==> 09-24: inputs <==
==> flow/design.v (excerpt) <==
module bldc_esc #(parameter DATA_WIDTH = 16,parameter debounce = 3)(
  input clk,              		 
  input reset,            		 
  input pwm_en,						 
  input encoder_a,  				 
  input encoder_b,  				 
  input [DATA_WIDTH-1:0] pwm_period,	 
  input [DATA_WIDTH-1:0] period_reference,	 
  input [DATA_WIDTH-1:0] Kp_ext, 
  input [DATA_WIDTH-1:0] Ki_ext, 
  input [DATA_WIDTH-1:0] Kd_ext, 
  input override_internal_pid,		 
  output reg motor_positive,   		 
  output reg motor_negative 			 
);
make LEC_CHECK=0 CAP_MARGIN=5 CORE_MARGIN=2 CORE_UTILIZATION=72 CTS_CLUSTER_DIAMETER=62 CTS_CLUSTER_SIZE=61 PLACE_DENSITY=0.63 SETUP_SLACK_MARGIN=-0.34 SLEW_MARGIN=20 finish   # period 4.0 ns
run.sh (not shown) runs the stock make flow with config.mk's settings and CLKGATE_MAP_FILE=.
==> inputs of 11-22, as changes to 09-24 <==
Settings changed: CAP_MARGIN 5 to 20, CTS_CLUSTER_DIAMETER 62 to not set, CTS_CLUSTER_SIZE 61 to 51, PLACE_DENSITY 0.63 to not set, PLACE_DENSITY_LB_ADDON set to 0.01, SETUP_SLACK_MARGIN -0.34 to 0.34.
==> flow/constraint.sdc (replaced) <==
create_clock -name core_clock -period 6.24 [get_ports {clk}]
set_input_delay 1.2480 -clock core_clock [delete_from_list [all_inputs] [get_ports {clk}]]
set_output_delay 1.2480 -clock core_clock [all_outputs]
set_load 0.01 [all_outputs]
==> inputs of 12-18, as changes to 09-24 <==
Settings changed: CAP_MARGIN 5 to 20, CTS_CLUSTER_DIAMETER 62 to not set, CTS_CLUSTER_SIZE 61 to not set, PLACE_DENSITY 0.63 to 0.6, SETUP_SLACK_MARGIN -0.34 to not set.
==> flow/constraint.sdc (replaced) <==
create_clock -name core_clock -period 6.61 [get_ports {clk}]
set_input_delay 1.3220 -clock core_clock [delete_from_list [all_inputs] [get_ports {clk}]]
set_output_delay 1.3220 -clock core_clock [all_outputs]
set_load 0.01 [all_outputs]
==> comparison table <==
                                                                 12-18            11-22            09-24
Worst Path Max Fanout                                                6                4                4
Iteration count of the initial detailed-routing pass                 5                8                5
Run status                                             failed layout checks  failed layout checks  failed layout checks
Layout check failures                                     setup timing     setup timing     setup timing
Via/cell ratio                                                    5.70             5.83             5.80
Required time reported for the critical path endpoint          7080 ps          6680 ps          4470 ps
Proportion of cell area spent on the clock network               3.01%            3.34%            3.32%
Half-perimeter wire length after placement                    47100 um         47200 um         48400 um
R2R Setup Slk                                                  -110 ps          -530 ps         -2770 ps
Cell count after placement                                        2912             2962             2986
Total of clock buffers placed in the layout                         35               30               24
Layout buffer count excluding clock buffers                        219              304              319
First-pass GRT wire length                                    95300 um         97400 um        101000 um
Worst skew pair latency                                         560 ps           560 ps           570 ps
Routed length per instance                                     19.8 um          20.6 um          20.6 um

* * *

==> exp/sierra <==
bldc_esc again, from the RTL that the note above started with.
==> flow/design.v (excerpt) <==
module bldc_esc #(parameter DATA_WIDTH = 16,parameter debounce = 3)(
  input clk,              		 
  input reset,            		 
  input pwm_en,						 
  input encoder_a,  				 
  input encoder_b,  				 
  input [DATA_WIDTH-1:0] pwm_period,	 
  input [DATA_WIDTH-1:0] period_reference,	 
  input [DATA_WIDTH-1:0] Kp_ext, 
  input [DATA_WIDTH-1:0] Ki_ext, 
  input [DATA_WIDTH-1:0] Kd_ext, 
  input override_internal_pid,		 
  output reg motor_positive,   		 
  output reg motor_negative 			 
);
make LEC_CHECK=0 ABC_AREA=1 CAP_MARGIN=20 CELL_PAD_IN_SITES_DETAIL_PLACEMENT=0 CELL_PAD_IN_SITES_GLOBAL_PLACEMENT=2 CORE_MARGIN=2 CORE_UTILIZATION=52 MAX_ROUTING_LAYER=met5 MIN_ROUTING_LAYER=met1 PLACE_DENSITY_LB_ADDON=0.18 SETUP_SLACK_MARGIN=0.68 SLEW_MARGIN=35 finish   # period 13.0 ns
==> inputs of exp/raven, as changes to exp/sierra <==
==> flow/config.mk (replaced) <==
export PLATFORM = sky130hd
export DESIGN_NAME = bldc_esc
export DESIGN_NICKNAME = bldc_esc
export VERILOG_FILES = /design/flow/design.v
export SDC_FILE = /design/flow/constraint.sdc
export NUM_CORES = 4
export LEC_CHECK = 0
export CAP_MARGIN = 20
export CORE_MARGIN = 2
export CORE_UTILIZATION = 72
export CTS_CLUSTER_SIZE = 41
export SLEW_MARGIN = 20
==> flow/constraint.sdc (replaced) <==
create_clock -name core_clock -period 6.47 [get_ports {clk}]
set_input_delay 1.2940 -clock core_clock [delete_from_list [all_inputs] [get_ports {clk}]]
set_output_delay 1.2940 -clock core_clock [all_outputs]
set_load 0.01 [all_outputs]
==> run summary <==
Numbers from the implementation run.

The run finished, with violations left. The checks that failed: negative setup slack. The share of the synthesized area in the top cell type is 25.61%. The worst path setup slack after routing is -316.3 ps. The amount of wire on met3 after detailed routing is 5.008 mm. The minimum period implied by the final worst setup slack is 6786 ps. The post-CTS setup repair buffer count is 24. The final setup violation count is 5. Of all the cell area in the finished design, non-clock buffers hold 8.911%. For this run, the detailed router reports a per-instance via density of 5.725. The total negative setup slack is -935.1 ps.

The normalized max-slew margin is 33.03%. In this design, the stage delay of the slowest critical-path cell is 570 ps.
# the run above: exp/raven

==> run summary <==
Numbers from the implementation run.

The flow ran to the end and the layout has no timing, DRC or antenna violations. The post-CTS setup repair buffer count is 0. The final-layout non-clock buffer area share is 3.543%. The final timing report counts setup violations totalling 0. The average via count per standard cell is 4.924. The final layout reports a setup TNS of 0 ps. Yosys reports that the leading cell type by area covers 24.40% of the netlist area.

The critical path in the final layout is reported with a setup slack of 5681 ps. The normalized max-slew margin is 41.87%.
# the run above: exp/sierra

